### run.sh
#!/bin/bash
# the make line also repeats each setting of config.mk as NAME=value (left out here)
make -C /OpenROAD-flow-scripts/flow DESIGN_CONFIG=/design/flow/config.mk WORK_HOME=/design/flow/orfs CLKGATE_MAP_FILE= finish
### config.mk
export PLATFORM = sky130hd
export DESIGN_NAME = top
export DESIGN_NICKNAME = top
export VERILOG_FILES = /design/flow/design.v
export SDC_FILE = /design/flow/constraint.sdc
export NUM_CORES = 4
export LEC_CHECK = 0
export CAP_MARGIN = 20
export CORE_MARGIN = 2
export CORE_UTILIZATION = 72
export CTS_CLUSTER_DIAMETER = 31
export CTS_CLUSTER_SIZE = 82
export PLACE_DENSITY_LB_ADDON = 0.03
export SETUP_SLACK_MARGIN = 2.3
export SLEW_MARGIN = 20
export TNS_END_PERCENT = 5
### constraint.sdc
create_clock -name core_clock -period 7.74 [get_ports {clk}]
set_input_delay 1.5480 -clock core_clock [delete_from_list [all_inputs] [get_ports {clk}]]
set_output_delay 1.5480 -clock core_clock [all_outputs]
set_load 0.01 [all_outputs]
### design.v
`timescale 1ns / 1ps
module pid_controller(
    input  logic        clk,
    input  logic        rst_n,
    input  logic [15:0] setpoint,
    input  logic [15:0] feedback,
    input  logic [15:0] Kp,
    input  logic [15:0] Ki,
    input  logic [15:0] Kd,
    input  logic [15:0] clk_prescaler,
    output logic [15:0] control_signal
);
    logic signed [16:0]  error_s;         
    logic signed [16:0]  prev_error_s;
    logic signed [31:0]  integral_s;      
    logic signed [31:0]  derivative_s;
    logic [15:0] clk_divider;
    logic        sampling_flag;
    logic signed [31:0] kp_mul, ki_mul;
    logic signed [31:0] kd_mul;
    logic signed [31:0] control_calc;
    always_ff @(posedge clk or negedge rst_n) begin
        if (!rst_n) begin
            clk_divider    <= 16'h0000;
            sampling_flag  <= 1'b0;
        end else if (clk_divider == clk_prescaler) begin
            clk_divider    <= 16'h0000;
            sampling_flag  <= 1'b1;
        end else begin
            clk_divider    <= clk_divider + 16'd1;
            sampling_flag  <= 1'b0;
        end
    end
    always_comb begin
        error_s = $signed({1'b0, setpoint}) - $signed({1'b0, feedback});
        kp_mul = $signed({1'b0, Kp}) * error_s;
        ki_mul = $signed({1'b0, Ki}) * error_s;
        kd_mul = $signed({1'b0, Kd}) * (error_s - prev_error_s);
        control_calc = kp_mul + integral_s + kd_mul;
    end
    always_ff @(posedge clk or negedge rst_n) begin
        if (!rst_n) begin
            prev_error_s   <= '0;
            integral_s     <= '0;
            derivative_s   <= '0;
            control_signal <= 16'h0000;
        end else if (sampling_flag) begin
            integral_s   <= integral_s + ki_mul;
            derivative_s <= kd_mul;
            control_signal <= control_calc[15:0];
            prev_error_s <= error_s;
        end
    end
endmodule
`timescale 1ns/1ps
module top (
  input  logic        clk,
  input  logic        rst_n,
  input  logic [15:0] setpoint,
  input  logic [15:0] feedback,
  input  logic [15:0] Kp,
  input  logic [15:0] Ki,
  input  logic [15:0] Kd,
  input  logic [15:0] clk_prescaler,
  output logic [15:0] control_signal
);
  pid_controller u_dut (
    .clk(clk),
    .rst_n(rst_n),
    .setpoint(setpoint),
    .feedback(feedback),
    .Kp(Kp),
    .Ki(Ki),
    .Kd(Kd),
    .clk_prescaler(clk_prescaler),
    .control_signal(control_signal)
  );
endmodule
==> notes.md, run 1 <==
Physical implementation status

The run finished, with violations left. The layout checks failed on negative setup slack. The initial antenna violation count stands at 0.

The core region area stands at 23300 um2. The number of clock sinks stands at 65. The count of nets left with antenna violations once routing finished came out at 0.

The longest incremental delay of any stage on the critical path is reported as 0.57 ns. The post-synthesis share of cell area spent on xor and xnor gates stands at 9.44%. Across all layers, the routed design uses 14200 vias. The count of different cell masters after synthesis stands at 52.

Measured along the y axis, the die boundary spans 157 um.

The routability-driven placement congestion ratio stands at 0.923. The final critical-path required period stands at 10.99 ns. The tree is rooted in a sky130_fd_sc_hd__clkbuf_16. According to the Yosys statistics, the synthesized design has a chip area of 16900 um2. Per STA, the endpoint of the critical path is u_dut.control_signal[15].

The script logs the mean routed wire length per placed instance as 20.5 um. The initial utilization of the core area, before any placement, comes to 72.8%. The reg2reg setup slack stands at -1.03 ns. Per the run summary, max-cap violations total 0.

The startpoint identified for the worst register-to-register timing path is u_dut.prev_error_s[0]. The count of final setup violators stands at 12. The clock latency reported for the late side of the worst-skew pair stands at 0.36 ns. Hold analysis shows the worst path with a depth of 1.

Counting every instance in the synthesized netlist gives 1856. The total congestion overflow stands at 0. By instance count, the leading cell after synthesis is sky130_fd_sc_hd__inv_1. After detailed routing, the number of vias per cell comes to around 5.8. The count of hold buffers inserted by post-cts repair stands at 0. Setup repair after global routing could not meet its margin everywhere. After clock tree synthesis, the clock-pin slew on the worst setup and hold paths is 0.06 ns. For this run, the register share of the synthesized area comes to 9.61%. The net count after synthesis is approximately 2400.

The horizontal die dimension stands at 157 um. Looking at the reg2reg group, the worst path ends at u_dut.control_signal[15]. For reference, simple AND, OR, NAND and NOR cells occupy 15.7% of the area reported after synthesis.

Per the detail_route report, inserted antenna diodes total 0. The number of warnings reported in the yosys synthesis log stands at 1. The final layout report lists a filler cell count of between 1000 and 1500. After synthesis, the largest family of logic cells by area is adder cells. The adder-cell share of the synthesized area stands at 49.1%. For the worst flop-to-flop path, the logic depth is 33. The maximum fanout along the worst path stands at 3.

The synthesis report names the predominant flop master as sky130_fd_sc_hd__dfrtp_1. The cell type that accounts for the most area after synthesis is sky130_fd_sc_hd__fa_1. The proportion of netlist area held by the largest area contributor stands at 34.6%.

In the final report, the number of pins over their slew limit comes to 0. The share of the clock period used by the worst path after layout stands at 142%. TritonCTS built the clock tree. The report lists the number of standard-cell rows as between 50 and 60. The number of levels the H-tree was split into stands at 3. Of the total synthesized cell area, the portion taken by AND-OR and OR-AND cells is 4.44%.

The number of cells in the design after placement stands at between 2000 and 2500. Summed over all routing layers, the global router reports a total usage of 38.9%. The final worst clock skew stands at between 0.01 and 0.015 ns. The slowest stage of the critical path is the sky130_fd_sc_hd__fa_1 cell. For hold timing, the worst endpoint is u_dut.control_signal[0]. The post-synth register bit count is 65. STA classifies the critical path startpoint as an input pin. The worst setup path is captured at a register.

The script reports the combined buffer and inverter count of the critical path as 8. The first detailed-routing pass took 5 iterations. The number of warnings reported in the stage logs is 29. The max-slew check reports its worst relative slack as a little over a third. Derived from the worst setup path, the maximum achievable clock frequency is a little over 90 MHz. By area the synthesized netlist is led by sky130_fd_sc_hd__fa_1, sky130_fd_sc_hd__ha_1, sky130_fd_sc_hd__dfrtp_1. For reference, the most critical setup path is categorized as in2reg.

The detailed router reported a total wirelength of 50400 um. For the pin with the worst max-slew slack, the measured transition is around 0.97 ns. The setup slack after layout stands at -3.25 ns.

The number of global-route vias before repair stands at between 15000 and 20000. The most critical setup path has its startpoint at feedback[7]. The synthesis report gives the async set-or-reset register share as 100%. The remaining design rule violation count stands at 0. The chip occupies 24800 um2.

Yosys mapped a number of flops with a built-in enable equal to 0. From synthesis to final layout, the design area changed by 23.7%. In this design, the largest share of critical-path delay is due to adder cells.

The number of cells reported by Yosys stat comes to 1856. The maximum number of pins on one net before global-route repair stands at ~66. The total I/O pin count stands at ~110.

The total stage count of the critical path stands at 39. Before any placement, the netlist area is recorded as roughly 17000 um2. The path class of the tightest hold or removal check is reg2reg. The post-detailed-placement half-perimeter wirelength stands at 36800 um. Looking at the clock tree report, the maximum root-to-sink buffer count equals 2.

The first global-routing pass estimated 73500 um of wire. Per the TritonCTS log, the buffer count is 9. As logged by OpenROAD, the buffers inserted on ports number 113.

The number of failing hold endpoints at the final stage stands at 0. The number of nets at the end of the flow stands at between 2000 and 3000.

After synthesis, the mean cell area works out to approximately 9 um2. After synthesis, the most frequently instantiated cells are sky130_fd_sc_hd__inv_1, sky130_fd_sc_hd__fa_1, sky130_fd_sc_hd__nand2_1. At the worst endpoint, the arrival time is 11.22 ns. For the worst min-delay path, the startpoint reported by OpenROAD is u_dut.control_signal[0]. Once iteration 0 of detailed routing completed, the report listed 1005 DRC markers. The data required time at the worst endpoint stands at about 8 ns.

The finished layout holds between 2000 and 2500 standard cells, fillers aside. Yosys reports the multiplexer fraction of the synthesized area as 1.21%.
[through the flow]
| step | setup TNS (ns) | setup WS [ns] | utilization (%) | instance area (um2) | hold slack, ns |
|---|---|---|---|---|---|
| after detailed placement | -29.19 | -3.80 | 85.9 | 20000 | 0.496 |
| final | -17.23 | -3.25 | 90.1 | 21000 | 0.509 |
| after global routing | -20.26 | -3.53 | 90.1 | 21000 | 0.529 |
| after global placement | -24.96 | -3.50 | 85.9 | 20000 | 0.490 |
| after CTS | -18.68 | -3.02 | 88.0 | 20500 | 0.508 |
| after floorplan | -13.54 | -2.76 | - | 17100 | 0.474 |
[area by class of cell]
| type | count | area, um2 | share of cell area [%] |
|---|---|---|---|
| Multi-Input combinational cell | 1317 | 14200 | 67.7 |
| Tap cell | 319 | 399 | 1.90 |
| Timing Repair Buffer | 331 | 2890 | 13.8 |
| Clock inverter | 7 | 71.3 | 0.340 |
| Inverter | 411 | 1560 | 7.42 |
| Clock buffer | 9 | 225 | 1.07 |
| Sequential cell | 65 | 1630 | 7.77 |
[timing repair]
action / CTS / global route
resized: 36 / 94
pin swaps: 47 / 58
setup endpoints to repair: 26 / 26
buffers inserted: 7 / 7
[per-layer routing]
metal / routed length (um) / GRT usage, % / vias up
li1: - / - / 6091
met1: 17000 / 45.5 / 7027
met2: 25500 / 68.0 / 826
met3: 4110 / 7.65 / 270
met4: 3660 / 20.0 / 0
met5: 0 / 0 / -
==> run 2: changes to the inputs <==
CTS_CLUSTER_DIAMETER = default   (was 31)
CTS_CLUSTER_SIZE = 83   (was 82)
HOLD_SLACK_MARGIN = -0.1   (was default)
PLACE_DENSITY_LB_ADDON = 0.04   (was 0.03)
SETUP_SLACK_MARGIN = 2.0   (was 2.3)
clock period = 6.77 ns   (was 7.74 ns; I/O delays follow)
==> notes.md, run 2 <==
Physical implementation status

The flow ran to the end, but the layout failed its checks. The violated checks flagged are negative setup slack.

The post-synthesis share of cell area spent on xor and xnor gates stands at 9.44% (unchanged). Of the combinational cells, the family taking the most area is adder cells. The number of warnings reported in the yosys synthesis log was 1 (unchanged). The worst endpoint data arrival time came to 10.94 ns (-0.28 ns).

The number of enable-type register cells in the synthesized netlist is 0 (unchanged). On the critical path the largest part of the delay comes from adder cells. The horizontal die dimension stands at 157 um (unchanged). The core region area is 23300 um2 (unchanged).

The total I/O pin count is 114 (unchanged). The yosys stat chip area came to 16900 um2 (unchanged). The clock latency reported for the late side of the worst-skew pair stands at 0.36 ns (about the same). The floorplan die area was 24800 um2 (unchanged). Between the synthesized netlist and the finished layout, the area growth was recorded as 25.5%. The detailed-routing wirelength on met1 came to 17700 um (+4.1%). The data required time at the worst endpoint came to 7.01 ns (-0.96 ns). The number of clock sinks stands at 65 (unchanged). The reg2reg setup slack stands at -2.12 ns (-1.09 ns). The combined buffer and inverter count along the critical path was 8 (unchanged). For the worst reg-to-reg path, the endpoint reported by OpenROAD is u_dut.control_signal[15]. After synthesis, the cell types taking the most area are sky130_fd_sc_hd__fa_1, sky130_fd_sc_hd__ha_1, sky130_fd_sc_hd__dfrtp_1. The post-layout utilization of the core stands at 91.4% (+1.3 points). The number of cells traversed by the worst hold path is 1 (unchanged). Setup repair after global routing could not meet its margin everywhere. STA classifies the critical path endpoint as a register.

The transition time at the pin with the least slew margin stands at 0.937 ns (-0.0349 ns). The number of buffers on the longest clock path stands at 2 (unchanged). The total length of routed met3 wires is 5230 um (+27%). The worst register-to-register path begins at u_dut.prev_error_s[0].

Static timing analysis puts the maximum clock frequency at 93.5 MHz. The maximum fanout along the worst path is 3 (unchanged). The worst hold path begins at u_dut.control_signal[12]. The port buffer count came to 113 (unchanged). The total count of max-transition violations in the final report stands at 0 (unchanged). The final worst clock skew stands at 0.0130 ns (-0.00132 ns). The number of levels the H-tree was split into stands at 3 (unchanged). The area fraction in compound gates stands at 4.44% (unchanged).

The count of placed standard cells in the final layout, fillers left out came to 2492 (+1.3%). The number of nets at the end of the flow stands at 2753 (+1.2%). The row count came to 56 (unchanged). The proportion of netlist area held by the largest area contributor is 34.6% (unchanged). The number of global-route vias before repair stands at 16400 (+7.8%). The overall routed net length came to 54100 um (+7.5%).

The all-layer global routing usage is 43.8% (+4.9 points). The vias after detailed routing came to 14800 (+4.4%). On the critical path, the stage with the largest delay is an instance of sky130_fd_sc_hd__fa_1. The number of cells in the design after placement came to 2460 (+1.3%).

The critical path is of the in2reg type. The remaining design rule violation count was 0 (unchanged). Looking at area per cell type in the netlist, the leader is sky130_fd_sc_hd__fa_1.

The average cell area after synthesis stands at 9.12 um2 (unchanged). Following the worst setup path forward leads to its endpoint at u_dut.control_signal[15]. Yosys reports that the most numerous cell types are sky130_fd_sc_hd__inv_1, sky130_fd_sc_hd__fa_1, sky130_fd_sc_hd__nand2_1. The wire length of the first global-routing pass was 81900 um (+11%). The number of violations reported at the end of detailed-routing iteration 0 stands at 1308 (+30%). The setup slack after layout stands at -3.93 ns (-0.683 ns).

The effective utilization at floorplan stands at 72.8% (unchanged). The count of different cell masters after synthesis is 52 (unchanged). The worst setup path is launched from an input pin. The number of warnings in the stage logs was 29 (unchanged).

The total stage count of the critical path came to 42 (+7.7%). For this run, the leading register cell type out of synthesis is sky130_fd_sc_hd__dfrtp_1. The count of hold buffers inserted by post-cts repair was 0 (unchanged). The number of cells traversed by the worst register-to-register path was 34 (+3.0%).

The number of failing hold endpoints at the final stage was 0 (unchanged). Among all cell types in the netlist, the one instantiated most often is sky130_fd_sc_hd__inv_1. The tally of max-capacitance violations is 0 (unchanged).

The register clock-pin slew on the reported worst setup and hold paths came to 0.06 ns (about the same). The post-synthesis share of cell area spent on and, or, nand and nor gates was 15.7% (unchanged).

The mux cell area share after synthesis is 1.21% (unchanged). The number of buffers created by CTS stands at 9 (unchanged). The post-detailed-placement half-perimeter wirelength stands at 37200 um (+1.0%).

The most critical min-delay path falls under reg2reg. TritonCTS built the clock tree. The final critical-path required period stands at about 11 ns. The initial antenna violation count is 1 (+1).

The post-synthesis register bit count stands at 65 (unchanged). The cell sitting at the root of the clock tree is a sky130_fd_sc_hd__clkbuf_16. The post-synthesis instance area stands at 16900 um2 (unchanged). By instance count, the cell type seen most on the critical path is sky130_fd_sc_hd__xnor2_1. The maximum number of pins on one net before global-route repair stands at 67 (+1.5%). The fraction of registers with async set or reset after synthesis is 100% (unchanged). The count of final setup violators stands at 17 (+5). The wire length on met2 was 26100 um (+2.2%). The setup slack at placement stands at -4.54 ns (-0.740 ns). The cell count in the Yosys report was 1856 (unchanged). The adder-cell share of the synthesized area came to 49.1% (unchanged). The register share after synthesis stands at 9.61% (unchanged). The die extent in y stands at 157 um (unchanged). The highest layer touched by signal routing is met4. The first-pass iteration count of the detailed router stands at 6 (+1).

The post-detailed-route via-to-cell ratio was 5.96 (+3.0%). Hold analysis lists the worst path endpoint as u_dut.control_signal[12]. The total congestion overflow stands at 0 (unchanged).

The delay of the slowest cell on the worst path is 0.65 ns (+0.08 ns). The routability-driven placement congestion ratio came to 0.924 (+0.15%). The post-detailed-route count of antenna-violating nets is 0 (unchanged). The normalized max-slew margin stands at 37.5% (+2.3 points).

The post-synth net total stands at 2442 (unchanged). The detailed-route wire length per cell is 21.7 um (+6.1%).

According to the timing report, the critical path is launched from setpoint[0]. The share of the clock period used by the worst path after layout stands at 158% (+16 points).

The count of mapped cells out of synthesis stands at 1856 (unchanged).
[run 2: metal layers]
metal | GRT usage [%] | up-vias
met5 | 0 | -
met4 | 33.9 | 0
met3 | 9.25 | 411
met2 | 73.7 | 1086
met1 | 48.6 | 7177
li1 | - | 6166
[run 2: layout make-up]
| class | count | area (um2) |
|---|---|---|
| multi-input cells | 1317 | 14200 |
| repair buffers | 363 | 3130 |
| fillers | 959 | 2010 |
| flip-flops and latches | 65 | 1630 |
| inverters | 411 | 1560 |
| well taps | 319 | 399 |
| clock buffers | 9 | 225 |
| clock inverters | 7 | 100 |
| diodes | 1 | 2.50 |
[run 2: what timing repair did]
item                                    CTS  global route
buffers inserted                         13             2
gates cloned                              0             0
endpoints found under the setup margin   27            26
pin swaps                                72            45
gates resized                           105            42
[run 2: stage by stage]
stage	setup TNS (ns)	cell area (um2)	hold WS, ns
2_1_floorplan	-23.31	17100	0.474
3_3_place_gp	-39.86	20200	0.489
3_5_place_dp	-43.66	20200	0.496
4_1_cts	-25.40	21000	0.510
5_1_grt	-32.71	21300	0.525
6_report	-28.93	21300	0.505
==> run 3: changes to the inputs <==
ABC_AREA = 1   (was default)
CTS_CLUSTER_DIAMETER = 354   (was default)
CTS_CLUSTER_SIZE = 15   (was 83)
HOLD_SLACK_MARGIN = default   (was -0.1)
PLACE_DENSITY_LB_ADDON = 0.06   (was 0.04)
SETUP_SLACK_MARGIN = default   (was 2.0)
TNS_END_PERCENT = default   (was 5)
clock period = 5.38 ns   (was 6.77 ns; I/O delays follow)
==> notes.md, run 3 <==
Physical implementation status

The flow did not finish. The stage where the run came to a stop is 5_1_grt. The tool reported: "[ERROR GRT-0116] Global routing finished with congestion. Check the congestion regions in the DRC Viewer". The post-synthesis register bit count stands at 65 (unchanged). The core region area stands at 24400 um2 (+4.9%). The area fraction in compound gates stands at 3.78% (-0.66 points). The proportion of netlist area held by the largest area contributor came to 32.7% (-2.0 points). The all-layer global routing usage stands at 85.7%. Ranked by total cell area, the synthesized netlist is headed by sky130_fd_sc_hd__fa_1, sky130_fd_sc_hd__ha_1, sky130_fd_sc_hd__inv_1. The total I/O pin count was 114 (unchanged). The register share after synthesis was 9.06% (-0.55 points). The number of enable-type register cells in the synthesized netlist stands at 0 (unchanged).

The number of buffers on the longest clock path was 2 (unchanged). Yosys shows that the main logic family after synthesis is adder cells. The mux cell area share after synthesis came to 0% (-1.2 points). The yosys stat chip area stands at 18000 um2 (+6.0%). The port buffer count stands at 113 (unchanged). The number of buffers created by CTS came to 9 (unchanged). The average cell area after synthesis stands at 7.44 um2 (-19%). The floorplan die area is 26200 um2 (+5.9%). The number of levels the H-tree was split into stands at 3 (unchanged).

CTS placed an instance of sky130_fd_sc_hd__clkbuf_16 at the clock tree root. In the synthesized netlist the dominant register cell turns out to be sky130_fd_sc_hd__dfrtp_1. The adder-cell share of the synthesized area stands at 46.3% (-2.8 points).

The fraction of registers with async set or reset after synthesis came to 100% (unchanged). The biggest area contributor in the post-synthesis netlist is sky130_fd_sc_hd__fa_1. The horizontal die dimension was 162 um (+2.9%).

The post-synthesis share of cell area spent on and, or, nand and nor gates stands at 22.5% (+6.8 points). The count of mapped cells out of synthesis stands at 2415 (+30%). The post-detailed-placement half-perimeter wirelength came to 51300 um (+38%).

The effective utilization at floorplan is 73.6% (+0.83 points). The most frequently used library cell after synthesis is sky130_fd_sc_hd__inv_1. After synthesis, the most frequently instantiated cells are sky130_fd_sc_hd__inv_1, sky130_fd_sc_hd__nand2_1, sky130_fd_sc_hd__fa_1.

The number of cells in the design after placement is 3123 (+27%). Per the GRT congestion report, total overflow comes to 436. The post-synthesis instance area stands at 18000 um2 (+6.0%). The number of warnings reported in the yosys synthesis log stands at 1 (unchanged).

The count of different cell masters after synthesis stands at 47 (-9.6%). The row count is 57 (+1.8%). The cell count in the Yosys report stands at 2415 (+30%).

The post-synth net total was 3001 (+23%). The count of hold buffers inserted by post-cts repair stands at 0 (unchanged). The post-synthesis share of cell area spent on xor and xnor gates stands at 3.95% (-5.5 points). The die extent in y was 162 um (+2.9%). The number of clock sinks stands at 65 (unchanged). The routability-driven placement congestion ratio is 0.979 (+6.0%).
## run 3: metrics by stage
stage,utilization [%],setup TNS [ns],area [um2],worst slack (ns)
floorplan,-,-30.85,18500,-3.21
global placement,90.9,-58.82,22200,-3.99
detailed placement,90.9,-66.11,22200,-4.34
CTS,96.8,-41.41,23600,-3.52
## run 3: timing repair
item                       CTS
resized                    243
buffers inserted            45
setup endpoints to repair   26
cloned                       0
pin swaps                  128
## run 3: per-layer routing
layer | GRT overflow | track usage [%]
met5 | 0 | 34.1
met4 | 152 | 92.4
met2 | 273 | 102
met3 | 6 | 73.9
met1 | 5 | 80.9
==> run 4: changes to the inputs <==
CAP_MARGIN = 40   (was 20)
CORE_ASPECT_RATIO = 1.19   (was default)
CTS_CLUSTER_DIAMETER = 375   (was 354)
CTS_CLUSTER_SIZE = 99   (was 15)
PLACE_DENSITY = 0.4   (was default)
PLACE_DENSITY_LB_ADDON = default   (was 0.06)
clock period = 3.57 ns   (was 5.38 ns; I/O delays follow)
==> notes.md, run 4 <==
Physical implementation status

The register share after synthesis was 9.06% (unchanged). The routability-driven placement congestion ratio stands at 1.02 (+4.0%). The post-synthesis instance area stands at 18000 um2 (unchanged). Counting instances in the post-synthesis netlist gives the leading cell types as sky130_fd_sc_hd__inv_1, sky130_fd_sc_hd__nand2_1, sky130_fd_sc_hd__fa_1. The post-detailed-placement half-perimeter wirelength came to 53100 um (+3.5%).

The first error in the log reads "[ERROR DPL-0033] detailed placement checks failed during check placement". The post-synthesis register bit count came to 65 (unchanged). The main area contributors are sky130_fd_sc_hd__fa_1, sky130_fd_sc_hd__ha_1, sky130_fd_sc_hd__inv_1. sky130_fd_sc_hd__inv_1 is the most common cell in the netlist. It got as far as 4_1_cts and failed there. The proportion of netlist area held by the largest area contributor is 32.7% (unchanged).

The average cell area after synthesis stands at 7.44 um2 (unchanged). By area, the combinational part of the netlist is dominated by adder cells. Post-synth the commonest register cell is sky130_fd_sc_hd__dfrtp_1. The row count stands at 63 (+11%). Per the synthesis report, the dominant area consumer among library cells is sky130_fd_sc_hd__fa_1. The effective utilization at floorplan is 72.5% (-1.1 points). The cell count in the Yosys report stands at 2415 (unchanged). The count of mapped cells out of synthesis stands at 2415 (unchanged).

The count of different cell masters after synthesis is 47 (unchanged). The die extent in y is 176 um (+8.9%). The post-synthesis share of cell area spent on xor and xnor gates is 3.95% (unchanged). The core region area stands at 24800 um2 (+1.5%).

The port buffer count came to 113 (unchanged). The number of enable-type register cells in the synthesized netlist stands at 0 (unchanged). The mux cell area share after synthesis stands at 0% (unchanged). The fraction of registers with async set or reset after synthesis was 100% (unchanged). The post-synth net total stands at 3001 (unchanged). The floorplan die area came to 26200 um2 (about the same). The adder-cell share of the synthesized area was 46.3% (unchanged).

The horizontal die dimension stands at 149 um (-8.1%). The number of warnings reported in the yosys synthesis log stands at 1 (unchanged). The flow did not finish. The yosys stat chip area stands at 18000 um2 (unchanged). The area fraction in compound gates stands at 3.78% (unchanged). The post-synthesis share of cell area spent on and, or, nand and nor gates is 22.5% (unchanged). The total I/O pin count came to 114 (unchanged).
==> run 4: stage by stage <==
| stage | utilization, % | instance area, um2 | instances | setup slack [ns] | hold slack, ns |
|---|---|---|---|---|---|
| after floorplan | - | 18500 | 2415 | -4.65 | 0.418 |
| after global placement | 90.2 | 22300 | 3148 | -5.60 | 0.453 |
| after detailed placement | 90.2 | 22300 | 3148 | -5.84 | 0.463 |
==> run 5: changes to the inputs <==
ABC_AREA = default   (was 1)
CAP_MARGIN = 20   (was 40)
CORE_ASPECT_RATIO = default   (was 1.19)
CTS_CLUSTER_DIAMETER = default   (was 375)
CTS_CLUSTER_SIZE = 22   (was 99)
HOLD_SLACK_MARGIN = 0.29   (was default)
PLACE_DENSITY = 0.9   (was 0.4)
SETUP_SLACK_MARGIN = -0.6   (was default)
TNS_END_PERCENT = 5   (was default)
clock period = 9.96 ns   (was 3.57 ns; I/O delays follow)
==> notes.md, run 5 <==
Physical implementation status

The area fraction in compound gates came to 4.44% (+0.66 points). Entering global routing, the biggest net connects 79 pins. The mux cell area share after synthesis was 1.21% (+1.2 points).

After synthesis, the cell types taking the most area are sky130_fd_sc_hd__fa_1, sky130_fd_sc_hd__ha_1, sky130_fd_sc_hd__dfrtp_1. Looking at hold timing, the worst path starts from u_dut.control_signal[9].

In this run the worst hold path is classified as reg2reg. STA classifies the critical path startpoint as an input pin. The timing report attributes the biggest portion of critical-path delay to adder cells. The floorplan die area stands at 24800 um2 (-5.6%). The post-synth net total came to 2442 (-19%). The initial antenna violation count came to 0. The count of different cell masters after synthesis stands at 52 (+11%). The port buffer count stands at 113 (unchanged). Across all setup checks in the final design, the least slack found is -1.50 ns.

The normalized max-slew margin stands at roughly two fifths. The run finished, with violations left. The vias after detailed routing stands at 14400. Ranked by instance count, the synthesized netlist is headed by sky130_fd_sc_hd__inv_1, sky130_fd_sc_hd__fa_1, sky130_fd_sc_hd__nand2_1. By instance count, the cell type seen most on the critical path is sky130_fd_sc_hd__fa_1. In this build the clock could be raised as far as 87.3 MHz.

The first-pass iteration count of the detailed router stands at 5. The reg2reg setup slack stands at 0.93 ns. The row count was 56 (-11%). The cell count in the Yosys report is 1856 (-23%).

The count of mapped cells out of synthesis was 1856 (-23%). The share of the clock period used by the worst path after layout stands at 115%. The remaining design rule violation count stands at 0.

The number of global-route vias before repair stands at 16200. The post-synthesis to final-layout area growth stands at 19.0%. The cell type that accounts for the most area after synthesis is sky130_fd_sc_hd__fa_1.

The number of buffers created by CTS stands at 9. In the final run the clock tree shows a worst skew of 0.0120 ns. The post-detailed-route count of antenna-violating nets stands at 0. The number of enable-type register cells in the synthesized netlist is 0 (unchanged). The maximum fanout along the worst path stands at 3. Across all stage logs, warnings added up to 29. The core region area stands at 23300 um2 (-6.0%). The layout checks failed on negative setup slack.

The H-tree was split into 3 levels. The horizontal die dimension stands at 157 um (+5.8%). The post-synthesis share of cell area spent on xor and xnor gates is 9.44% (+5.5 points). The transition time at the pin with the least slew margin stands at approximately 0.89 ns. TritonCTS built the clock tree. The post-synthesis share of cell area spent on and, or, nand and nor gates stands at 15.7% (-6.8 points). The adder-cell share of the synthesized area stands at 49.1% (+2.8 points). Looking at the clock tree report, the maximum root-to-sink buffer count equals 2. The total count of max-transition violations in the final report stands at 0. The yosys stat chip area stands at 16900 um2 (-5.7%). Logic depth along the worst register-to-register path is recorded as 32. Post-synth the commonest register cell is sky130_fd_sc_hd__dfrtp_1.

Per the finish-stage timing summary, setup violations number 5. For the worst reg-to-reg path, the startpoint reported by OpenROAD is u_dut.prev_error_s[0]. The count of hold buffers inserted by post-cts repair stands at 0.

Among the non-sequential cells, adder cells take the most area. The proportion of netlist area held by the largest area contributor stands at 34.6% (+2.0 points). According to the timing report, the data required time at the worst endpoint equals about 10 ns. In this run the critical register-to-register path is captured at u_dut.control_signal[15]. The first global-routing pass estimated 81300 um of wire.

On the final layout, the worst hold slack is 0.508 ns. After layout, the minimum clock period comes to 11.46 ns.

The post-detailed-route via-to-cell ratio stands at 6.02. STA classifies the critical path endpoint as a register. The most critical setup path has its startpoint at feedback[1]. The setup path with the least slack is of type in2reg. Setup repair after global routing could not meet its margin everywhere. The total I/O pin count is 114 (unchanged). On the critical path the data arrives at 11.70 ns. The total inserted antenna cells stands at 0.

The critical path's slowest stage uses the library cell sky130_fd_sc_hd__fa_1. Summed over all layers, the global routing overflow is 0. The fraction of registers with async set or reset after synthesis is 100% (unchanged).

The tally of max-capacitance violations stands at 0. The number of failing hold endpoints at the final stage stands at 0. The effective utilization at floorplan stands at 72.8% (+0.24 points). The number of violations reported at the end of detailed-routing iteration 0 stands at roughly 1400. The critical path contains buffers and inverters numbering 7 combined. The number of warnings reported in the yosys synthesis log is 1 (unchanged).

Clock tree synthesis selected as its root buffer the cell sky130_fd_sc_hd__clkbuf_16. The critical path runs through a total of 39 cells. Dividing the detail-routed wire length by the instance count gives 21.9 um. For reference, the clock transition at the flip-flops on the worst setup and hold paths is 0.06 ns. The die extent in y stands at 157 um (-11%).

The number of nets at the end of the flow stands at 2645. The setup slack at placement came to -1.99 ns (+3.85 ns). The largest single stage delay on the critical path is between 0.5 and 0.6 ns. The clock latency reported for the late side of the worst-skew pair stands at around 0.36 ns. The register share after synthesis stands at 9.61% (+0.55 points). The all-layer global routing usage stands at 43.8%.

The routability-driven placement congestion ratio stands at 0.940 (-7.7%). The overall routed net length stands at 52100 um. For this run the top cell type by instance count after synthesis was sky130_fd_sc_hd__inv_1. The number of clock sinks stands at 65. The post-synthesis instance area stands at 16900 um2 (-5.7%). The capture point of the critical path was reported as u_dut.control_signal[15].

The post-synthesis register bit count stands at 65 (unchanged). The average cell area after synthesis stands at 9.12 um2 (+23%). The endpoint of the worst hold path is reported as u_dut.control_signal[9].

The post-detailed-placement half-perimeter wirelength is 37000 um (-30%). The number of cells traversed by the worst hold path stands at 1.
[run 5: final cells by class]
type,instances,area [um2]
clock buffer,10,229
clock inverter,6,115
fill,1089,3110
inverter,411,1560
multi-input combinational,1317,14000
sequential,65,1630
tap,319,399
timing repair buffer,255,2210
[run 5: layer usage]
layer / wire [um] / GRT usage [%] / vias to the layer above
li1: - / - / 5941
met5: 0 / 0 / -
met3: 5210 / 9.94 / 415
met4: 5220 / 35.8 / 0
met2: 25400 / 73.8 / 1072
met1: 16300 / 47.2 / 6923
[run 5: metrics by stage]
stage | area (um2) | utilization [%] | instances | TNS [ns]
4_1_cts | 20000 | 86.2 | 2381 | -2.23
3_5_place_dp | 19400 | 83.2 | 2351 | -6.77
3_3_place_gp | 19400 | 83.2 | 2351 | -4.95
5_1_grt | 20200 | 86.6 | 2383 | -4.31
2_1_floorplan | 17100 | - | 1856 | -1.14
6_report | 20200 | 86.6 | 2383 | -2.71
[run 5: timing repair]
action	in CTS	in global routing
hold endpoints to repair	0	0
setup endpoints to repair	4	4
pin swaps	64	25
buffers inserted	14	2
gates resized	82	20
==> run 6: changes to the inputs <==
CAP_MARGIN = 15   (was 20)
CORE_UTILIZATION = 71   (was 72)
CTS_CLUSTER_DIAMETER = 376   (was default)
CTS_CLUSTER_SIZE = 21   (was 22)
HOLD_SLACK_MARGIN = default   (was 0.29)
PLACE_DENSITY = default   (was 0.9)
SETUP_SLACK_MARGIN = -0.5   (was -0.6)
TNS_END_PERCENT = default   (was 5)
clock period = 5.38 ns   (was 9.96 ns; I/O delays follow)
==> notes.md, run 6 <==
Physical implementation status

The combined buffer and inverter count along the critical path stands at 11 (+4). Among all stages on the critical path, the largest delay is contributed by sky130_fd_sc_hd__fa_1. The total congestion overflow is 0 (unchanged). STA reports the tightest min-delay check as being of type reg2reg. The commonest cells after synthesis are sky130_fd_sc_hd__inv_1, sky130_fd_sc_hd__fa_1, sky130_fd_sc_hd__nand2_1.

The die extent in y stands at 158 um (+0.68%). The number of warnings reported in the yosys synthesis log stands at 1 (unchanged). The setup slack after layout was -5.23 ns (-3.73 ns).

The number of cells traversed by the worst hold path stands at 1 (unchanged). The number of buffers created by CTS stands at 9 (unchanged). STA shows the worst min-delay path finishing at u_dut.clk_divider[0]. The number of buffers on the longest clock path is 2 (unchanged). The adder-cell share of the synthesized area stands at 49.1% (unchanged). The average cell area after synthesis came to 9.12 um2 (unchanged).

By area the synthesized netlist is led by sky130_fd_sc_hd__fa_1, sky130_fd_sc_hd__ha_1, sky130_fd_sc_hd__dfrtp_1. The number of warnings in the stage logs is 31 (+6.9%). The all-layer global routing usage stands at 47.9% (+4.1 points). The count of final setup violators stands at 25 (+20). The worst endpoint data arrival time was 10.86 ns (-0.84 ns). The floorplan die area is 25100 um2 (+1.4%). The final worst clock skew stands at 0.0142 ns (+0.00224 ns). The delay of the slowest cell on the worst path stands at 0.56 ns (+0.03 ns).

The count of hold buffers inserted by post-cts repair stands at 0 (unchanged). The total I/O pin count stands at 114 (unchanged). The setup slack at placement was -5.67 ns (-3.68 ns). The share of the clock period used by the worst path after layout came to 197% (+82 points). The area of all sequential standard cells came to 1630 um2 (unchanged).

In this run the critical register-to-register path is launched from u_dut.prev_error_s[0]. The overall routed net length stands at 71400 um (+37%). Among cell families on the critical path, the largest total delay comes from adder cells. The most numerous cell type found on the critical path is sky130_fd_sc_hd__fa_1. The register share after synthesis stands at 9.61% (unchanged). The yosys stat chip area came to 16900 um2 (unchanged).

The detailed-route wire length per cell stands at 28.4 um (+30%). The count of different cell masters after synthesis stands at 52 (unchanged).

The number of global-route vias before repair is 17100 (+5.3%). The wire length of the first global-routing pass came to 88600 um (+8.9%). Of all cell types, the one taking the most synthesized area is sky130_fd_sc_hd__fa_1. The tree is rooted in a sky130_fd_sc_hd__clkbuf_16. The maximum fanout along the worst path stands at 4 (+1).

The post-detailed-route via-to-cell ratio stands at 6.60 (+9.6%). The register clock-pin slew on the reported worst setup and hold paths stands at 0.07 ns (about the same).

The cell count in the Yosys report came to 1856 (unchanged). STA classifies the critical path startpoint as an input pin.

The area growth from synthesis to layout is 30.4%. The core region area stands at 23500 um2 (+0.90%). The number of cells traversed by the worst register-to-register path was 34 (+6.3%). The combined area of the multi-input logic cells stands at 14900 um2 (+6.2%). The vias after detailed routing was 16600 (+16%). The mux cell area share after synthesis stands at 1.21% (unchanged).

The post-synthesis instance area stands at 16900 um2 (unchanged). The number of violations reported at the end of detailed-routing iteration 0 stands at 2490 (+82%). The post-detailed-route count of antenna-violating nets stands at 0 (unchanged). The number of levels the H-tree was split into came to 3 (unchanged).

Setup repair after global routing could not meet its margin everywhere. The flow ran to the end, but the layout failed its checks. The number of failing hold endpoints at the final stage stands at 0 (unchanged). The number of nets at the end of the flow came to 2765 (+4.5%). The total count of max-transition violations in the final report stands at 0 (unchanged). The remaining design rule violation count stands at 0 (unchanged). The routability-driven placement congestion ratio is 0.918 (-2.3%). The first-pass iteration count of the detailed router stands at 10 (+5). Yosys shows that the main logic family after synthesis is adder cells. The most critical setup path has its endpoint at u_dut.control_signal[15]. The area fraction in compound gates stands at 4.44% (unchanged). The count of mapped cells out of synthesis stands at 1856 (unchanged). The horizontal die dimension came to 158 um (+0.68%). The post-synthesis register bit count stands at 65 (unchanged).

The post-detailed-placement half-perimeter wirelength stands at 37000 um (+0.15%). The fraction of registers with async set or reset after synthesis stands at 100% (unchanged). Per the timing report, the achievable frequency comes out to 94.3 MHz. The final-layout fill cell count stands at 730 (-33%). For the worst reg-to-reg path, the endpoint reported by OpenROAD is u_dut.control_signal[15]. The total stage count of the critical path came to 44 (+13%).

The post-synthesis share of cell area spent on and, or, nand and nor gates is 15.7% (unchanged). The clock latency reported for the late side of the worst-skew pair stands at 0.37 ns (about the same). The hold slack stands at 0.500 ns (-0.00773 ns). The critical path is of the in2reg type. The final critical-path required period stands at about 11 ns. The number of enable-type register cells in the synthesized netlist stands at 0 (unchanged). The most critical setup path has its startpoint at setpoint[0].

Looking at the gate-level netlist, the highest instance count belongs to sky130_fd_sc_hd__inv_1. The post-synthesis share of cell area spent on xor and xnor gates is 9.44% (unchanged). The worst setup path is captured at a register. The row count was 56 (unchanged). The effective utilization at floorplan stands at 72.1% (-0.65 points). The data required time at the worst endpoint stands at 5.64 ns (-4.56 ns).

The post-synth net total stands at 2442 (unchanged). The transition time at the pin with the least slew margin came to 1.06 ns (+0.163 ns). The reg2reg setup slack is -3.87 ns (-4.80 ns). The most used flip-flop cell after synthesis is sky130_fd_sc_hd__dfrtp_1. The tally of max-capacitance violations stands at 0 (unchanged).

STA lists the startpoint of the worst hold path as u_dut.clk_divider[0]. The normalized max-slew margin came to 29.6% (-11 points).

TritonCTS built the clock tree. The port buffer count is 113 (unchanged). The proportion of netlist area held by the largest area contributor was 34.6% (unchanged). In this run the layout check failures are negative setup slack. The maximum number of pins on one net before global-route repair is 44 (-44%). The number of clock sinks was 65 (unchanged). The initial antenna violation count was 10 (+10).
run 6: through the flow:
step | setup TNS (ns) | util (%) | instance area [um2] | cells
2_1_floorplan | -41.93 | - | 17300 | 1856
3_3_place_gp | -65.92 | 86.2 | 20200 | 2445
3_5_place_dp | -69.74 | 86.2 | 20200 | 2445
4_1_cts | -48.96 | 91.8 | 21600 | 2490
5_1_grt | -68.05 | 94.0 | 22100 | 2506
6_report | -65.85 | 94.1 | 22100 | 2515
run 6: what timing repair did:
action / CTS / global route
gates resized: 165 / 93
pin swaps: 94 / 69
hold endpoints to repair: 0 / 0
gates cloned: 1 / 0
setup endpoints to repair: 24 / 23
setup buffers: 31 / 15
run 6: routing by layer:
metal	global-route usage (%)	vias to the layer above	wire length, um
met3	17.4	859	11100
met5	0	-	285
li1	-	6184	-
met4	39.5	16	8890
met1	51.9	7730	21000
met2	75.5	1804	30200
run 6: area by class of cell:
| cell class | count | area share, % |
|---|---|---|
| clock inverter | 6 | 0.408 |
| inverter | 411 | 7.06 |
| tap | 319 | 1.81 |
| sequential | 65 | 7.37 |
| timing repair buffer | 375 | 14.7 |
| antenna | 12 | 0.136 |
| clock buffer | 10 | 1.08 |
| multi-input combinational | 1317 | 67.5 |
==> run 7: changes to the inputs <==
CAP_MARGIN = 0   (was 15)
CELL_PAD_IN_SITES_GLOBAL_PLACEMENT = 3   (was default)
CORE_ASPECT_RATIO = 1.19   (was default)
CORE_UTILIZATION = 39   (was 71)
CTS_CLUSTER_DIAMETER = default   (was 376)
CTS_CLUSTER_SIZE = 80   (was 21)
GPL_ROUTABILITY_DRIVEN = 1   (was default)
GPL_TIMING_DRIVEN = 1   (was default)
MAX_ROUTING_LAYER = met4   (was default)
MIN_ROUTING_LAYER = met1   (was default)
PLACE_DENSITY_LB_ADDON = 0.09   (was default)
SETUP_SLACK_MARGIN = 3.24   (was -0.5)
SLEW_MARGIN = 5   (was 20)
clock period = 20.3 ns   (was 5.38 ns; I/O delays follow)
==> notes.md, run 7 <==
Physical implementation status

The final worst clock skew stands at 0.0158 ns (+0.00154 ns). The capture point of the critical path was reported as u_dut.control_signal[15]. The number of enable-type register cells in the synthesized netlist stands at 0 (unchanged).

The maximum frequency from static timing analysis stands at 65.6 MHz. The total stage count of the critical path stands at 40 (-9.1%). The post-detailed-route via-to-cell ratio stands at 4.81 (-27%). The number of cells traversed by the worst hold path stands at 1 (unchanged). The share of the clock period used by the worst path after layout stands at 75.1% (-120 points). The overall routed net length was 46300 um (-35%). The mux cell area share after synthesis stands at 1.21% (unchanged). The adder-cell share of the synthesized area was 49.1% (unchanged).

The number of violations reported at the end of detailed-routing iteration 0 stands at 435 (-83%). The maximum number of pins on one net before global-route repair is 74 (+68%). The maximum fanout along the worst path stands at 12 (+8).

The count of final setup violators stands at 0 (-100%). The final non-filler cell area stands at 19100 um2 (-13%). The number of post-CTS setup repair buffers stands at 0 (-100%). The total negative slack for setup checks stands at 0 ns (+65.85 ns).

The yosys stat chip area stands at 16900 um2 (unchanged). The number of buffers on the longest clock path is 2 (unchanged). The floorplan die area stands at 45100 um2 (+80%). The count of hold buffers inserted by post-cts repair stands at 0 (unchanged).

In this run the worst hold path is classified as reg2reg. The average cell area after synthesis stands at 9.12 um2 (unchanged). The row count came to 83 (+48%). The number of clock sinks came to 65 (unchanged). The normalized max-slew margin stands at 36.0% (+6.4 points). The die extent in y stands at 231 um (+46%). The remaining design rule violation count stands at 0 (unchanged).

The most used flip-flop cell after synthesis is sky130_fd_sc_hd__dfrtp_1. The number of levels the H-tree was split into stands at 3 (unchanged). The detailed-route wire length per cell came to 18.5 um (-35%). The combined buffer and inverter count along the critical path stands at 6 (-5). The total cell area at the placement stage stands at 18800 um2 (-6.8%). The fraction of registers with async set or reset after synthesis was 100% (unchanged). The cell count in the Yosys report came to 1856 (unchanged). The wire length of the first global-routing pass stands at 75000 um (-15%).

The vias after detailed routing stands at 12100 (-27%). The clock latency reported for the late side of the worst-skew pair stands at 0.38 ns (about the same). The transition time at the pin with the least slew margin came to 0.961 ns (-0.0954 ns). The routability-driven placement congestion ratio came to 0.821 (-11%). The post-synthesis share of cell area spent on and, or, nand and nor gates was 15.7% (unchanged). The data required time at the worst endpoint stands at 20.56 ns (+14.92 ns).

The startpoint identified for the worst register-to-register timing path is u_dut.prev_error_s[0]. The horizontal die dimension stands at 195 um (+23%). The proportion of netlist area held by the largest area contributor stands at 34.6% (unchanged). Sorting the synthesized cells by how often they occur yields sky130_fd_sc_hd__inv_1, sky130_fd_sc_hd__fa_1, sky130_fd_sc_hd__nand2_1. Setup repair after global routing left no endpoint under its margin. The initial antenna violation count stands at 0 (-10). The post-synthesis register bit count came to 65 (unchanged). The number of global-route vias before repair stands at 13300 (-22%). The area fraction in compound gates is 4.44% (unchanged). The register share after synthesis was 9.61% (unchanged).

The timing report attributes the biggest portion of critical-path delay to adder cells. The number of warnings reported in the yosys synthesis log is 1 (unchanged).

The register clock-pin slew on the reported worst setup and hold paths was 0.07 ns (about the same). For hold timing, the worst endpoint is u_dut.control_signal[5]. The worst endpoint data arrival time stands at 15.51 ns (+4.65 ns). The number of buffers created by CTS came to 9 (unchanged). The total I/O pin count stands at 114 (unchanged). The post-synthesis share of cell area spent on xor and xnor gates was 9.44% (unchanged). The critical path in this run is classified as in2reg. The effective utilization at floorplan is 39.4% (-33 points). The number of warnings in the stage logs stands at 26 (-16%).

The flow ran to the end and the layout has no timing, DRC or antenna violations. The number of cells traversed by the worst register-to-register path stands at 33 (-2.9%). In this run the critical register-to-register path is captured at u_dut.control_signal[15]. The number of nets at the end of the flow is 2539 (-8.2%). The total count of max-transition violations in the final report came to 0 (unchanged). The post-synthesis to final-layout area growth stands at 13.0%. The tally of max-capacitance violations stands at 0 (unchanged). The final critical-path required period stands at 15.25 ns. TritonCTS built the clock tree. STA classifies the critical path startpoint as an input pin. For reference, the critical path is launched at feedback[1]. Of the combinational cells, the family taking the most area is adder cells. The post-synthesis instance area was 16900 um2 (unchanged).

STA classifies the critical path endpoint as a register. The slowest stage of the critical path is the sky130_fd_sc_hd__xor2_1 cell. The core region area was 43000 um2 (+83%). The port buffer count is 113 (unchanged). Per the hold report, the tightest min-delay path originates at u_dut.sampling_flag. The total congestion overflow came to 0 (unchanged). The all-layer global routing usage stands at 22.5% (-25 points).

The number of failing hold endpoints at the final stage came to 0 (unchanged). The post-synth net total stands at 2442 (unchanged). Per the synthesis report, the dominant area consumer among library cells is sky130_fd_sc_hd__fa_1. The count of different cell masters after synthesis stands at 52 (unchanged). For this run the top cell type by instance count after synthesis was sky130_fd_sc_hd__inv_1. The number of gates resized after cts came to 0 (-100%).

The delay of the slowest cell on the worst path stands at 0.71 ns (+0.15 ns). The count of mapped cells out of synthesis came to 1856 (unchanged). The tree is rooted in a sky130_fd_sc_hd__clkbuf_16. The post-detailed-route count of antenna-violating nets was 0 (unchanged). In the post-synthesis netlist, the biggest area contributors are sky130_fd_sc_hd__fa_1, sky130_fd_sc_hd__ha_1, sky130_fd_sc_hd__dfrtp_1. The post-detailed-placement half-perimeter wirelength came to 38000 um (+2.7%). The reg2reg setup slack was 10.57 ns (+14.44 ns).

The post-layout utilization of the core stands at 44.5% (-50 points). The first-pass iteration count of the detailed router stands at 5 (-5).
[run 7: final cells by class]
type / instances / area [um2]
Antenna cell: 1 / 2.50
Clock buffer: 10 / 239
Clock inverter: 6 / 48.8
Fill cell: 4384 / 23900
Inverter: 411 / 1540
Multi-Input combinational cell: 1317 / 13600
Sequential cell: 65 / 1630
Tap cell: 552 / 691
Timing Repair Buffer: 149 / 1400
[run 7: layer usage]
layer / global-route usage, % / vias up / routed length [um]
li1: - / 5726 / -
met1: 28.9 / 6152 / 20900
met2: 38.8 / 161 / 23600
met3: 2.37 / 40 / 1270
met4: 4.34 / 0 / 604
met5: - / - / 0
[run 7: metrics by stage]
step | setup slack (ns) | std cells | hold WS (ns)
after floorplan | 5.84 | 1856 | 0.474
after global placement | 4.84 | 2494 | 0.490
after detailed placement | 4.66 | 2494 | 0.495
after CTS | 5.02 | 2510 | 0.515
after global routing | 4.38 | 2510 | 0.538
final | 5.05 | 2511 | 0.505
==> run 8: changes to the inputs <==
ABC_AREA = 1   (was default)
CAP_MARGIN = 40   (was 0)
CELL_PAD_IN_SITES_GLOBAL_PLACEMENT = default   (was 3)
CORE_ASPECT_RATIO = 1.57   (was 1.19)
CORE_MARGIN = 6   (was 2)
CORE_UTILIZATION = 40   (was 39)
CTS_CLUSTER_DIAMETER = 177   (was default)
CTS_CLUSTER_SIZE = 26   (was 80)
GPL_ROUTABILITY_DRIVEN = 0   (was 1)
GPL_TIMING_DRIVEN = default   (was 1)
MAX_ROUTING_LAYER = default   (was met4)
MIN_ROUTING_LAYER = default   (was met1)
PLACE_DENSITY_LB_ADDON = 0.15   (was 0.09)
SETUP_SLACK_MARGIN = default   (was 3.24)
SLEW_MARGIN = 20   (was 5)
TNS_END_PERCENT = 80   (was default)
clock period = 12.5 ns   (was 20.3 ns; I/O delays follow)
==> notes.md, run 8 <==
Physical implementation status

The post-synthesis register bit count came to 65 (unchanged). The setup slack after layout stands at 1.12 ns (-3.93 ns). The worst endpoint data arrival time stands at 11.64 ns (-3.87 ns).

The reg2reg setup slack was 4.66 ns (-5.91 ns). The post-synthesis share of cell area spent on and, or, nand and nor gates stands at 22.5% (+6.8 points).

The number of cells in the design after placement stands at 3087 (+24%). Among all cell types in the netlist, the one instantiated most often is sky130_fd_sc_hd__inv_1. The overall routed net length stands at 53700 um (+16%). The flow ran to the end and the layout has no timing, DRC or antenna violations. The number of post-CTS setup repair buffers was 0 (unchanged). The cell sitting at the root of the clock tree is a sky130_fd_sc_hd__clkbuf_16.

The worst register-to-register path begins at u_dut.prev_error_s[2]. In the post-synthesis netlist, the biggest area contributors are sky130_fd_sc_hd__fa_1, sky130_fd_sc_hd__ha_1, sky130_fd_sc_hd__inv_1. In this run the most critical hold path is launched from u_dut.control_signal[1].

The number of cells traversed by the worst hold path was 2 (+1). The number of warnings reported in the yosys synthesis log is 1 (unchanged). The number of buffers on the longest clock path was 2 (unchanged).

The count of different cell masters after synthesis stands at 47 (-9.6%). The most critical setup path has its startpoint at feedback[7]. The post-synthesis share of cell area spent on xor and xnor gates came to 3.95% (-5.5 points).

Setup repair after global routing left no endpoint under its margin. The share of the clock period used by the worst path after layout stands at 91.0% (+16 points). The row count stands at 96 (+16%).

According to the timing report, the critical path is captured at u_dut.control_signal[15]. The wire length of the first global-routing pass stands at 86000 um (+15%). The number of cells traversed by the worst register-to-register path stands at 37 (+12%). The vias after detailed routing stands at 15300 (+27%). The total negative slack for setup checks is 0 ns (unchanged). The combined buffer and inverter count along the critical path is 9 (+3). The transition time at the pin with the least slew margin is 0.790 ns (-0.170 ns). Of the combinational cells, the family taking the most area is adder cells. The first-pass iteration count of the detailed router stands at 6 (+1). The floorplan die area stands at 50200 um2 (+11%). The setup slack at placement stands at 0.772 ns (-3.88 ns). The count of mapped cells out of synthesis stands at 2415 (+30%). The clock latency reported for the late side of the worst-skew pair stands at 0.37 ns (about the same). The data required time at the worst endpoint was 12.76 ns (-7.80 ns). The all-layer global routing usage is 21.6% (-0.88 points).

The number of violations reported at the end of detailed-routing iteration 0 stands at 615 (+41%). Per STA, the library cell used most along the worst path is sky130_fd_sc_hd__nand2_1. The die extent in y stands at 277 um (+20%). The core region area came to 44000 um2 (+2.3%).

The number of nets at the end of the flow is 3096 (+22%). STA classifies the critical path startpoint as an input pin. The post-synth net total stands at 3001 (+23%).

The area fraction in compound gates was 3.78% (-0.66 points). The combined area of the multi-input logic cells was 13700 um2 (+1.2%). The post-synthesis instance area stands at 18000 um2 (+6.0%). The post-detailed-placement half-perimeter wirelength came to 46400 um (+22%). TritonCTS built the clock tree.

The maximum fanout along the worst path came to 9 (-3). The cell count in the Yosys report stands at 2415 (+30%). The proportion of netlist area held by the largest area contributor was 32.7% (-2.0 points). The count of placed standard cells in the final layout, fillers left out came to 3104 (+24%). The slowest stage of the critical path is the sky130_fd_sc_hd__fa_1 cell. The worst hold path terminates at u_dut.control_signal[1]. The number of gates resized after cts stands at 0 (unchanged). The number of clock sinks is 65 (unchanged).

The detailed-route wire length per cell came to 17.3 um (-6.3%). The port buffer count stands at 113 (unchanged). The adder-cell share of the synthesized area stands at 46.3% (-2.8 points). The fraction of registers with async set or reset after synthesis stands at 100% (unchanged). The total I/O pin count stands at 114 (unchanged). The initial antenna violation count stands at 1 (+1).

The post-detailed-route count of antenna-violating nets stands at 0 (unchanged). The area of all sequential standard cells came to 1630 um2 (about the same). The normalized max-slew margin is 47.2% (+11 points). The final critical-path required period stands at about 11 ns. The number of enable-type register cells in the synthesized netlist came to 0 (unchanged). The number of failing hold endpoints at the final stage stands at 0 (unchanged).

The effective utilization at floorplan stands at 40.8% (+1.5 points). The horizontal die dimension stands at 181 um (-7.1%). The worst hold path belongs to the class reg2reg. The post-synthesis to final-layout area growth stands at 12.0%. The number of warnings in the stage logs is 26 (unchanged). In this design, the largest share of critical-path delay is due to adder cells. The post-detailed-route via-to-cell ratio stands at 4.92 (+2.3%). The mux cell area share after synthesis came to 0% (-1.2 points).

The count of hold buffers inserted by post-cts repair came to 0 (unchanged). The final worst clock skew came to 0.0147 ns (-0.00106 ns). The number of levels the H-tree was split into stands at 3 (unchanged). The yosys stat chip area stands at 18000 um2 (+6.0%). The delay of the slowest cell on the worst path was 0.58 ns (-0.13 ns). The register share after synthesis stands at 9.06% (-0.55 points). The critical path is of the in2reg type. The total stage count of the critical path stands at 44 (+10%). The post-layout utilization of the core is 45.7% (+1.2 points). The total count of max-transition violations in the final report stands at 0 (unchanged). After synthesis, the most frequently instantiated cells are sky130_fd_sc_hd__inv_1, sky130_fd_sc_hd__nand2_1, sky130_fd_sc_hd__fa_1. The final-layout fill cell count stands at 4636 (+5.7%). The commonest register cell is sky130_fd_sc_hd__dfrtp_1. The total congestion overflow stands at 0 (unchanged). The tally of max-capacitance violations stands at 0 (unchanged). STA lists the endpoint of the worst register-to-register path as u_dut.control_signal[15]. The register clock-pin slew on the reported worst setup and hold paths stands at 0.07 ns (about the same). The average cell area after synthesis is 7.44 um2 (-19%). STA classifies the critical path endpoint as a register. The number of buffers created by CTS stands at 9 (unchanged). The count of final setup violators is 0 (unchanged).

The maximum number of pins on one net before global-route repair came to 47 (-36%). The remaining design rule violation count was 0 (unchanged).

The number of global-route vias before repair came to 16300 (+23%). The maximum frequency from static timing analysis stands at 87.9 MHz. Looking at area per cell type in the netlist, the leader is sky130_fd_sc_hd__fa_1.
-- run 8: per-stage QoR --
stage	hold WS, ns	area, um2
4_1_cts	0.476	20100
3_5_place_dp	0.460	19800
5_1_grt	0.493	20100
3_3_place_gp	0.459	19700
6_report	0.472	20100
2_1_floorplan	0.453	18000
-- run 8: layout make-up --
cell class	instances	share of cell area [%]
clock buffers	9	1.12
clock inverters	7	0.504
diodes	1	0.0124
inverters	636	11.9
well taps	588	3.66
multi-input cells	1667	68.3
flip-flops and latches	65	8.09
repair buffers	131	6.40
-- run 8: routing by layer --
layer | routed length (um) | share of wire [%] | up-vias | GRT usage, %
met5 | 0 | 0 | - | 0
met2 | 29100 | 54 | 374 | 41.2
li1 | - | - | 7286 | -
met4 | 2310 | 4.3 | 0 | 9.07
met1 | 20400 | 38 | 7502 | 24.1
met3 | 1850 | 3.5 | 120 | 2.29
==> run 9: changes to the inputs <==
ABC_AREA = default   (was 1)
CAP_MARGIN = 20   (was 40)
CORE_ASPECT_RATIO = default   (was 1.57)
CORE_MARGIN = 2   (was 6)
CORE_UTILIZATION = 72   (was 40)
CTS_CLUSTER_DIAMETER = default   (was 177)
CTS_CLUSTER_SIZE = default   (was 26)
GPL_ROUTABILITY_DRIVEN = default   (was 0)
HOLD_SLACK_MARGIN = -0.09   (was default)
PLACE_DENSITY_LB_ADDON = 0.03   (was 0.15)
SETUP_SLACK_MARGIN = 1.97   (was default)
TNS_END_PERCENT = 5   (was 80)
clock period = 6.87 ns   (was 12.5 ns; I/O delays follow)
==> notes.md, run 9 <==
Physical implementation status

The flow ran to the end, but the layout failed its checks. The layout checks failed on negative setup slack. The maximum frequency from static timing analysis stands at 95.6 MHz. The number of levels the H-tree was split into is 3 (unchanged).

The number of buffers on the longest clock path stands at 2 (unchanged). The fraction of registers with async set or reset after synthesis was 100% (unchanged). The worst endpoint data arrival time came to 10.68 ns (-0.96 ns). The count of hold buffers inserted by post-cts repair stands at 0 (unchanged). The post-detailed-placement half-perimeter wirelength came to 36900 um (-20%). The total stage count of the critical path came to 37 (-16%). The mux cell area share after synthesis came to 1.21% (+1.2 points). The post-synthesis instance area is 16900 um2 (-5.7%).

For this design, the slowest cell found on the critical path is sky130_fd_sc_hd__fa_1. The post-synthesis share of cell area spent on and, or, nand and nor gates was 15.7% (-6.8 points). In the synthesized netlist, the dominant kind of combinational cell is adder cells. The number of buffers created by CTS was 9 (unchanged). The post-synth net total was 2442 (-19%). The delay of the slowest cell on the worst path came to 0.52 ns (-0.06 ns). The register share after synthesis is 9.61% (+0.55 points). The reg2reg setup slack came to -1.84 ns (-6.50 ns). The cell count in the Yosys report came to 1856 (-23%). STA classifies the critical path startpoint as an input pin. The floorplan die area is 24800 um2 (-51%).

The number of global-route vias before repair is 16100 (-1.5%). The port buffer count came to 113 (unchanged). The register clock-pin slew on the reported worst setup and hold paths was 0.06 ns (about the same). The all-layer global routing usage stands at 41.8% (+20 points). The area fraction in compound gates stands at 4.44% (+0.66 points). The total count of max-transition violations in the final report stands at 0 (unchanged). The setup slack at placement stands at -4.43 ns (-5.21 ns). The vias after detailed routing was 14400 (-5.7%). The post-synthesis register bit count stands at 65 (unchanged).

Among all flip-flop cells after synthesis, the most frequent one is sky130_fd_sc_hd__dfrtp_1. Sorting the synthesis cell report by count puts at the top sky130_fd_sc_hd__inv_1. The worst hold path belongs to the class reg2reg. The overall routed net length was 51400 um (-4.3%).

Ranked by instance count, the synthesized netlist is headed by sky130_fd_sc_hd__inv_1, sky130_fd_sc_hd__fa_1, sky130_fd_sc_hd__nand2_1. The number of cells traversed by the worst hold path stands at 1 (-1). The critical path is of the in2reg type.

The post-synthesis to final-layout area growth stands at 24.7%. The adder-cell share of the synthesized area stands at 49.1% (+2.8 points). The row count stands at 56 (-42%). The number of failing hold endpoints at the final stage is 0 (unchanged).

The average cell area after synthesis is 9.12 um2 (+23%). After synthesis, the cell types taking the most area are sky130_fd_sc_hd__fa_1, sky130_fd_sc_hd__ha_1, sky130_fd_sc_hd__dfrtp_1. The routability-driven placement congestion ratio stands at about 0.90.

The initial antenna violation count stands at 2 (+1). Looking at the clock tree report, the root buffer type is sky130_fd_sc_hd__clkbuf_16. The number of enable-type register cells in the synthesized netlist stands at 0 (unchanged).

The critical path ends at u_dut.control_signal[15]. TritonCTS built the clock tree. The first-pass iteration count of the detailed router stands at 7 (+1).

The horizontal die dimension is 157 um (-13%). The final worst clock skew came to 0.0140 ns (-0.000704 ns). The post-detailed-route via-to-cell ratio stands at 5.77 (+17%).

The normalized max-slew margin stands at 36.4% (-11 points). The maximum fanout along the worst path is 4 (-5). The yosys stat chip area stands at 16900 um2 (-5.7%).

The share of the clock period used by the worst path after layout stands at 152% (+61 points). The transition time at the pin with the least slew margin is 0.954 ns (+0.163 ns). The core region area was 23300 um2 (-47%). The number of nets at the end of the flow stands at 2760 (-11%). The total I/O pin count stands at 114 (unchanged).

The total inserted antenna cells came to 0 (-1). The maximum number of pins on one net before global-route repair came to 66 (+40%). The post-synthesis share of cell area spent on xor and xnor gates came to 9.44% (+5.5 points). The proportion of netlist area held by the largest area contributor is 34.6% (+2.0 points).

The wire length of the first global-routing pass is 78700 um (-8.5%). The worst setup path is captured at a register. The number of clock sinks came to 65 (unchanged).

The worst register-to-register path ends at u_dut.control_signal[15]. The post-layout utilization of the core was 90.8% (+45 points). The setup slack after layout was -3.59 ns (-4.71 ns). The combined buffer and inverter count along the critical path stands at 6 (-3). The clock latency reported for the late side of the worst-skew pair stands at 0.35 ns (-0.02 ns). The data required time at the worst endpoint came to 7.10 ns (-5.66 ns). The post-detailed-route count of antenna-violating nets is 0 (unchanged). In this run the critical register-to-register path is launched from u_dut.prev_error_s[0]. sky130_fd_sc_hd__fa_1 takes more of the synthesized area than any other cell.

Setup repair after global routing could not meet its margin everywhere. Counting I/O delays and the setup requirement, the final critical path takes 10.46 ns. In this run the worst setup path begins at setpoint[7]. The count of mapped cells out of synthesis stands at 1856 (-23%). The detailed-route wire length per cell stands at 20.6 um (+19%). The kind of cell with the highest combined delay along the critical path is adder cells. The tally of max-capacitance violations stands at 0 (unchanged). The worst hold path terminates at u_dut.control_signal[0]. The number of cells traversed by the worst register-to-register path stands at 34 (-8.1%).

STA lists the startpoint of the worst hold path as u_dut.control_signal[0]. The remaining design rule violation count came to 0 (unchanged). The number of violations reported at the end of detailed-routing iteration 0 came to 1178 (+92%). The count of final setup violators stands at 17 (+17). The effective utilization at floorplan stands at 72.8% (+32 points).

The number of warnings reported in the yosys synthesis log stands at 1 (unchanged). The number of warnings in the stage logs stands at 29 (+12%). The count of different cell masters after synthesis stands at 52 (+11%).

The die extent in y stands at 157 um (-43%). The total congestion overflow came to 0 (unchanged).
-- run 9: repair_timing --
item | in CTS | in global routing
buffers inserted | 20 | 9
setup endpoints to repair | 27 | 26
pin swaps | 74 | 43
resized | 93 | 39
-- run 9: final cells by class --
class | instances | area (um2)
well taps | 319 | 399
clock inverters | 4 | 76.3
inverters | 411 | 1560
flip-flops and latches | 65 | 1630
repair buffers | 370 | 3130
clock buffers | 12 | 256
multi-input cells | 1317 | 14100
fillers | 1022 | 2140
-- run 9: through the flow --
stage	instance area, um2	hold WS, ns	instances	setup TNS (ns)
floorplan	17100	0.474	1856	-22.07
global placement	20200	0.489	2453	-38.80
detailed placement	20200	0.495	2453	-42.44
CTS	20900	0.509	2489	-24.65
global route	21100	0.522	2498	-31.17
finish	21100	0.506	2498	-27.57
-- run 9: layer usage --
layer / wire [um] / share of wire (%) / GRT usage, %
met5: 33 / 0.064 / 0
met4: 3990 / 7.8 / 25.5
met3: 4530 / 8.8 / 8.98
met2: 25300 / 49 / 72.8
met1: 17600 / 34 / 47.1
